== run 1 ==
## top
module top (
	input sysclk,     
	input rst,        
	input button_in,
	input [15:0] student_id,
	output[3:0] D5_out,	
	output[3:0] D4_out,	
	output[3:0] D3_out,	
	output[3:0] D2_out,	
	output[3:0] D1_out		
);
==> flow/config.mk <==
export PLATFORM = sky130hd
export DESIGN_NAME = top
export DESIGN_NICKNAME = top
export VERILOG_FILES = /design/flow/design.v
export SDC_FILE = /design/flow/constraint.sdc
export NUM_CORES = 4
export LEC_CHECK = 0
export ABC_AREA = 1
export CAP_MARGIN = 20
export CORE_MARGIN = 2
export CORE_UTILIZATION = 71
export CTS_CLUSTER_SIZE = 72
export HOLD_SLACK_MARGIN = -0.1
export SLEW_MARGIN = 20
==> flow/constraint.sdc <==
create_clock -name core_clock -period 12.3 [get_ports {sysclk}]
set_input_delay 2.4600 -clock core_clock [delete_from_list [all_inputs] [get_ports {sysclk}]]
set_output_delay 2.4600 -clock core_clock [all_outputs]
set_load 0.01 [all_outputs]
run.sh (not shown) runs the stock make flow with config.mk's settings and CLKGATE_MAP_FILE=.
Run 1 did not run to completion, as it errored out during 5_1_grt.
diff inputs: run 1 => run 2
==> flow/config.mk <==
export PLATFORM = sky130hd
export DESIGN_NAME = top
export DESIGN_NICKNAME = top
export VERILOG_FILES = /design/flow/design.v
export SDC_FILE = /design/flow/constraint.sdc
export NUM_CORES = 4
export LEC_CHECK = 0
export CAP_MARGIN = 20
export CORE_MARGIN = 2
export CORE_UTILIZATION = 40
export SLEW_MARGIN = 20
==> flow/constraint.sdc <==
create_clock -name core_clock -period 25.0 [get_ports {sysclk}]
set_input_delay 5.0000 -clock core_clock [delete_from_list [all_inputs] [get_ports {sysclk}]]
set_output_delay 5.0000 -clock core_clock [all_outputs]
set_load 0.01 [all_outputs]
Run 2 | stages: all done | timing, DRC, antenna: all pass
Run 2 vs run 1: area after synthesis up
In the reports for run 2 and run 1, the smaller number of distinct standard cells referenced by the synthesized netlist belongs to run 1.
Comparing run 2 and run 1, area fraction in and, or, nand and nor cells after synthesis is higher on run 1.
## Diff of input files: run 3 against run 2
-- flow/config.mk --
<<< run 2, line 7
export LEC_CHECK = 0
export CAP_MARGIN = 20
>>> run 3, line 7
export LEC_CHECK = 0
export ABC_AREA = 1
export CAP_MARGIN = 20
<<< run 2, line 10
export CORE_UTILIZATION = 40
export SLEW_MARGIN = 20
>>> run 3, line 11
export CORE_UTILIZATION = 40
export GPL_ROUTABILITY_DRIVEN = 0
export SETUP_SLACK_MARGIN = 5.0
export SLEW_MARGIN = 20
==> results <==
On cell area, run 2 beats run 3. | critical path depth in cells | run 3 vs run 2 | 46 higher |. Delta (run 3 minus run 2): routed via count divided by cell count decreased 13%, area after synthesis decreased 0.35%, routed wire length decreased about 5%, depth of the worst register-to-register path increased 3. Run 2 → run 3: worst hold slack comparable, global-route usage over all layers lost 1.0 points.
## Diff of input files: run 4 against run 3
==> flow/config.mk <==
export PLATFORM = sky130hd
export DESIGN_NAME = top
export DESIGN_NICKNAME = top
export VERILOG_FILES = /design/flow/design.v
export SDC_FILE = /design/flow/constraint.sdc
export NUM_CORES = 4
export LEC_CHECK = 0
export CAP_MARGIN = 20
export CORE_MARGIN = 2
export CORE_UTILIZATION = 53
export CTS_CLUSTER_DIAMETER = 394
export CTS_CLUSTER_SIZE = 98
export SLEW_MARGIN = 20
Notes after the runs:
- Portion of total power attributed to the clock network (lower): run 3
- For run 4, the cell at the slowest stage of the critical path was sky130_fd_sc_hd__nor4_4, unlike run 3, where it was sky130_fd_sc_hd__clkdlybuf4s50_1.
- Wire length, run 4 and run 3, higher one = run 4.
- Max global routing met1 resource utilization across run 4 and run 3: run 4
- Changes observed in run 4 relative to run 3: overall die width lower, internal power summed over all cells went down by 3.1%, worst setup slack saw a decrease, number of standard cells reported by yosys moved down.
> inputs changed (run 4 -> run 5)
==> flow/config.mk <==
export PLATFORM = sky130hd
export DESIGN_NAME = top
export DESIGN_NICKNAME = top
export VERILOG_FILES = /design/flow/design.v
export SDC_FILE = /design/flow/constraint.sdc
export NUM_CORES = 4
export LEC_CHECK = 0
export ABC_AREA = 1
export CAP_MARGIN = 20
export CELL_PAD_IN_SITES_DETAIL_PLACEMENT = 1
export CORE_MARGIN = 6
export CORE_UTILIZATION = 40
export CTS_CLUSTER_DIAMETER = 358
export MAX_ROUTING_LAYER = met4
export PLACE_DENSITY_LB_ADDON = 0.17
export SLEW_MARGIN = 20
### Flow results
Run 5 against run 4: design area now sits higher, number of top-level pins saw little to no change.
Taking run 4 as the reference, in run 5 net count after synthesis has increased, wire length of the first global-routing pass saw an increase, final cycle utilization of the critical path went up.
Delta(depth of the critical timing path with buffers and inverters included, run 5 - run 4) > 0
Going from run 4 to run 5, portion of total power attributed to the clock network saw a decrease, logic gate share of total power saw an increase, fmax saw a decrease.
From run 4 to run 5 the numbers moved as follows: overall track demand over capacity in global routing shrank by 6.0 points, fraction of met1 tracks used by global routing dropped 8.8 points.

---

top again, from the RTL that the note above started with.
==> flow/design.v (excerpt) <==
module top (
	input sysclk,     
	input rst,        
	input button_in,
	input [15:0] student_id,
	output[3:0] D5_out,	
	output[3:0] D4_out,	
	output[3:0] D3_out,	
	output[3:0] D2_out,	
	output[3:0] D1_out		
);
clock: 31.2 ns
lec_check: 0
abc_area: 0
cap_margin: 35
cell_pad_in_sites_detail_placement: 1
cell_pad_in_sites_global_placement: 1
core_aspect_ratio: 0.64
core_margin: 2
core_utilization: 22
cts_cluster_diameter: 167
cts_cluster_size: 77
max_routing_layer: met4
min_routing_layer: met2
place_density: 0.41
setup_slack_margin: -1.82
slew_margin: 40
tns_end_percent: 100
The starting point finished with timing, DRC and antenna clean.
Rerun with:
ABC_AREA = unset   (was 0)
CAP_MARGIN = 20   (was 35)
CELL_PAD_IN_SITES_DETAIL_PLACEMENT = unset   (was 1)
CELL_PAD_IN_SITES_GLOBAL_PLACEMENT = unset   (was 1)
CORE_ASPECT_RATIO = unset   (was 0.64)
CORE_UTILIZATION = 71   (was 22)
CTS_CLUSTER_DIAMETER = unset   (was 167)
CTS_CLUSTER_SIZE = unset   (was 77)
MAX_ROUTING_LAYER = unset   (was met4)
MIN_ROUTING_LAYER = unset   (was met2)
PLACE_DENSITY = unset   (was 0.41)
SETUP_SLACK_MARGIN = unset   (was -1.82)
SLEW_MARGIN = 20   (was 40)
TNS_END_PERCENT = unset   (was 100)
clock period = 12.3 ns   (was 31.2 ns; I/O delays follow)
What happened: With this change the flow completed and failed the layout checks on setup timing. Cell count is lower by roughly a tenth. Worst hold slack improved by 3.2 ps. Die area is lower by well over a third. Worst setup slack got worse by 10000 ps. Power is higher to 3.0 times its value. Clock skew is lower by 4.4 ps. Clock-buffer cell count is lower by 2.
Rerun with:
CORE_UTILIZATION = 60   (was 71)
clock period = 13.6 ns   (was 12.3 ns; I/O delays follow)
Outcome: This time the run finished clean; cell area went down by 8.3%; sequential power went down by 9.6%; count of clock-buffer cells in the layout went down by 1; routed wire length went down by 29%.
Rerun with:
ABC_AREA = 1   (was unset)
CORE_UTILIZATION = 71   (was 60)
CTS_CLUSTER_SIZE = 74   (was unset)
clock period = 11.3 ns   (was 13.6 ns; I/O delays follow)
After rerunning:
- This time the run stopped in global routing (5_1_grt) with GRT-0116
- die area fell by about 15%
- synthesized cell count rose by 18%
- synthesized area fell by about 0.35%
Rerun with:
ABC_AREA = unset   (was 1)
CTS_CLUSTER_SIZE = 37   (was 74)
HOLD_SLACK_MARGIN = -0.1   (was unset)
clock period = 12.3 ns   (was 11.3 ns; I/O delays follow)
What happened: Now the flow finished but fails on setup timing. Die size goes up by 0.34%. Area after synthesis goes up by 0.35%. Synthesized cell count came out lower by 15%.

---

The RTL this note starts from:
==> flow/design.v <==
module rtcClkDivider (
	input sys_clk,
	input rst,
	output tick_500Hz,  
	output tick_5s      
);
reg [10:0]counter1;
reg [128:0] counter2;
parameter KEYCHANGE_PERIOD = 5 ;   
localparam [128:0] ctrl = KEYCHANGE_PERIOD*10;
always @(posedge sys_clk) begin
	if (rst) begin
		counter1 <= 0;
		counter2 <= 0;
	end
	else begin
		if (counter1==999) begin
			counter1 <=counter1+1;
		end
		else if (counter1==1999) begin
			counter1 <=0;
		end
		else begin
			counter1<=counter1+1;
		end
		if (counter2==(ctrl/2-1)) begin
			counter2 <=counter2+1;
		end
		else if (counter2==(ctrl-1)) begin
			counter2 <=0;
		end
		else begin
			counter2 <=counter2+1;
		end
	end
end
assign tick_500Hz = !rst && (counter1==999) ;
assign tick_5s = !rst && (counter2==(ctrl/2-1)) ;
endmodule
module timekeeper (
	input clk,     
	input rst,
	input en,
	output[15:0] cur_time	
);
reg [15:0] ct;
always @(posedge clk) begin
	if (rst) begin
		ct <= 0;
	end
	else if (en) begin
		if (ct==16'b1111111111111111) begin
			ct<=0;
		end
		else begin
			ct<=ct+1;
		end
	end
end
assign cur_time =ct ;
endmodule
module hasher (
	input clk,     
	input rst,
	input en,
	input [15:0] cur_time,
	input [15:0] student_id,
	output [15:0] cur_hash	
);
reg [31:0] prev_hash;
reg [15:0] curhash;
always @(*) begin
	prev_hash=cur_hash;
	prev_hash=(cur_time^student_id)-prev_hash;
	prev_hash=prev_hash*prev_hash;
	prev_hash=prev_hash>>8;
	prev_hash=prev_hash & 16'b1111111111111111;
end
always @(posedge clk) begin
	if (rst) begin
		curhash <= 0;
	end
	else if (en) begin
		curhash <= prev_hash[15:0];
	end
end
assign cur_hash = curhash ;
endmodule
module buttonFsm (
	input clk,
	input rst,
	input en,
	input button,    
	output stateful_button
);
reg sb;
reg [1:0] state;
always @(posedge clk) begin
	if (rst) begin
		state <= 0;
	end
	else if (en) begin
	case(state)
	0:
	begin
		if (button) begin
			state <=3;
		end
		else begin
			state <=0;	
		end	
	end
	1:
	begin
		if (button) begin
			state <=2;
		end
		else begin
			state <=1;	
		end	
	end
	2:
	begin
		if (button) begin
			state <=2;
		end
		else begin
			state <=0;	
		end	
	end
	3:
	begin
		if (button) begin
			state <=3;
		end
		else begin
			state <=1;	
		end	
	end
	default: begin
	end
	endcase
	end
end
always @(state or button) begin
	sb=0;
	case(state)
	0:
	begin
		if (button) begin
			sb=1;
		end
		else begin
			sb=0;	
		end	
	end
	1:
	begin
		if (button) begin
			sb=0;
		end
		else begin
			sb=1;	
		end	
	end
	2:
	begin
		if (button) begin
			sb=0;
		end
		else begin
			sb=0;
		end	
	end
	3:
	begin
		if (button) begin
			sb=1;
		end
		else begin
			sb=1;
		end	
	end
	default:
	 begin
	end
	endcase
end
assign stateful_button = sb ;
endmodule
module b16toBCD (
	input [15:0] to_display,
	input enable,
	output [3:0] D5,	
	output [3:0] D4,	
	output [3:0] D3,	
	output [3:0] D2,	
	output [3:0] D1	
);
	reg [15:0] temp;
	reg [3:0] t5;	
	reg [3:0] t4;
	reg [3:0] t3;
	reg [3:0] t2;
	reg [3:0] t1;
	always @(enable or to_display) begin
		temp = to_display ;
		if (enable==0) begin
			t5 = 4'b1111 ;
			t4 = 4'b1111 ;
			t3 = 4'b1111 ;
			t2 = 4'b1111 ;
			t1 = 4'b1111 ;
		end	
		else begin
			t1 = temp % 10 ;
			temp =temp/10 ;
			t2 = temp % 10 ;
			temp =temp/10 ;
			t3 = temp % 10 ;
			temp =temp/10 ;
			t4 = temp % 10 ;
			temp =temp/10 ;
			t5 = temp % 10 ;
		end
	end
	assign D5 =t5 ;
	assign D4 = t4 ;
	assign D3 = t3 ;
	assign D2 =  t2;
	assign D1 = t1 ;
endmodule
module top (
	input sysclk,     
	input rst,        
	input button_in,
	input [15:0] student_id,
	output[3:0] D5_out,	
	output[3:0] D4_out,	
	output[3:0] D3_out,	
	output[3:0] D2_out,	
	output[3:0] D1_out		
);
wire tick500;
wire tick5s;
wire [15:0] curtime;
wire [15:0] curhash;
wire disp;
rtcClkDivider clkd(
	.sys_clk(sysclk),    
	.rst(rst),
	.tick_500Hz(tick500), 
	.tick_5s(tick5s)
	);
timekeeper timekep(
	.clk(sysclk),    
	.rst(rst),
	.en(tick5s),
	.cur_time(curtime)	
	);
hasher hs(
	.clk(sysclk),  
	.rst(rst),
	.en(tick5s),
	.cur_time(curtime),
	.student_id(student_id),
	.cur_hash(curhash)	
	);
buttonFsm button(
	.clk(sysclk),
	.rst(rst),
	.en(tick500),
	.button(button_in),    
	.stateful_button(disp)
	);
b16toBCD display(
	.to_display(curhash),
	.enable(disp),
	.D5(D5_out),	
	.D4(D4_out),
	.D3(D3_out),
	.D2(D2_out),
	.D1(D1_out)
	);
endmodule
clock: 17.4 ns
lec_check: 0
cap_margin: 20
core_aspect_ratio: 0.5
core_margin: 2
core_utilization: 72
cts_cluster_diameter: 397
cts_cluster_size: 95
slew_margin: 20
Edit:
Settings changed: CORE_ASPECT_RATIO 0.5 to default, CORE_UTILIZATION 72 to 54, CTS_CLUSTER_DIAMETER 397 to default, CTS_CLUSTER_SIZE 95 to default, SETUP_SLACK_MARGIN from default to 3.9.
Clock period 17.4 ns to 13.6 ns, I/O delays scaled along.
Effect: Area after synthesis stays the same. Power came out higher by 99%. Count of clock-buffer cells in the layout does not change. Core utilization came out lower by 7.1 points. Final area came out higher by about 23%. Wire length came out higher by about 20%. Critical path depth came out lower by 3. Sequential power came out higher by 28%. First-iteration DRC count came out lower by about 17%. Worst setup slack gets worse by 320 ps.
Edit:
Settings changed: CORE_UTILIZATION 54 to 30, CTS_CLUSTER_DIAMETER from default to 395, CTS_CLUSTER_SIZE from default to 99, SETUP_SLACK_MARGIN 3.9 to default.
Clock period 13.6 ns to 25.0 ns, I/O delays scaled along.
Result: Hold slack gets better by 6.2 ps; utilization decreases by 38 points; sequential power goes down by 46%; die area climbs by 78%; total power shrinks by 66%; worst setup slack gains 4700 ps; wire length shrinks by 16%.
Edit:
Settings changed: CAP_MARGIN 20 to 40, CELL_PAD_IN_SITES_GLOBAL_PLACEMENT from default to 2, CORE_UTILIZATION 30 to 40, CTS_CLUSTER_DIAMETER 395 to 400, CTS_CLUSTER_SIZE 99 to 100, SETUP_SLACK_MARGIN from default to -1.69.
=>
- core utilization is higher by 11 points
- cell count is lower by about 6.4%
- synthesized cell count stays the same

---

== the baseline ==
// top: RTL as listed in full above, without the edits since
Settings: LEC_CHECK=0, ABC_AREA=1, CAP_MARGIN=20, CORE_MARGIN=2, CORE_UTILIZATION=40, CTS_CLUSTER_DIAMETER=22, CTS_CLUSTER_SIZE=98, SETUP_SLACK_MARGIN=-0.58, SLEW_MARGIN=20; clock period 25.0 ns.
The final layout from the baseline, which completed every stage, passed the timing, design-rule and antenna checks at the end of the flow.
diff inputs: the baseline => the candidate
Settings: swapping -0.58 for 5.0 in SETUP_SLACK_MARGIN; swapping 40 for 19 in CORE_UTILIZATION; swapping 22 for 301 in CTS_CLUSTER_DIAMETER.
==> comparison <==
Of the baseline and the candidate, the baseline shows the lower non-clock buffer count, with the candidate above it. Width of the chip in the candidate is 110 µm higher than in the baseline. The candidate against the baseline: count of buffers added by post-CTS timing repair for setup went up by 3; internal power contribution went up by 0.82%; critical path depth went up by 2.1%. For the baseline and the candidate, there was not a single run that failed to finish clean. As far as number of sinks handled by clock tree synthesis goes, the baseline and the candidate are indistinguishable; the numbers are identical.

---

RTL: the design.v shown in full above, as it stands there.
clock: 20.1 ns
lec_check: 0
cap_margin: 20
core_margin: 2
core_utilization: 30
slew_margin: 20
The starting point finished clean.
==> next run, changes <==
CORE_UTILIZATION = 71   (was 30)
CTS_CLUSTER_DIAMETER = 29   (was unset)
SETUP_SLACK_MARGIN = 3.82   (was unset)
clock period = 13.2 ns   (was 20.1 ns; I/O delays follow)
Effect: With this change the flow never finished: it broke off in global routing (5_1_grt) (GRT-0232). Die size went down by 57%. Area after synthesis is unchanged. Synthesized cell count does not change.
==> next run, changes <==
SETUP_SLACK_MARGIN = 3.92   (was 3.82)
TNS_END_PERCENT = 5   (was unset)
The new run finished but failed the layout checks on negative setup slack.
Synthesized area does not change.
Die area stays the same.
Synthesized cell count stays the same.
==> next run, changes <==
CORE_UTILIZATION = 40   (was 71)
CTS_CLUSTER_DIAMETER = unset   (was 29)
SETUP_SLACK_MARGIN = unset   (was 3.92)
TNS_END_PERCENT = unset   (was 5)
clock period = 20.1 ns   (was 13.2 ns; I/O delays follow)
Outcome: Now the flow completed with no timing, DRC or antenna violations. Global-route usage shrinks by 21 points. Via count shrinks by about a fifth. Final area shrinks by roughly a tenth. Wire length shrinks by about a fifth.
No activity file was given, so power comes from the tool's default toggle rates.
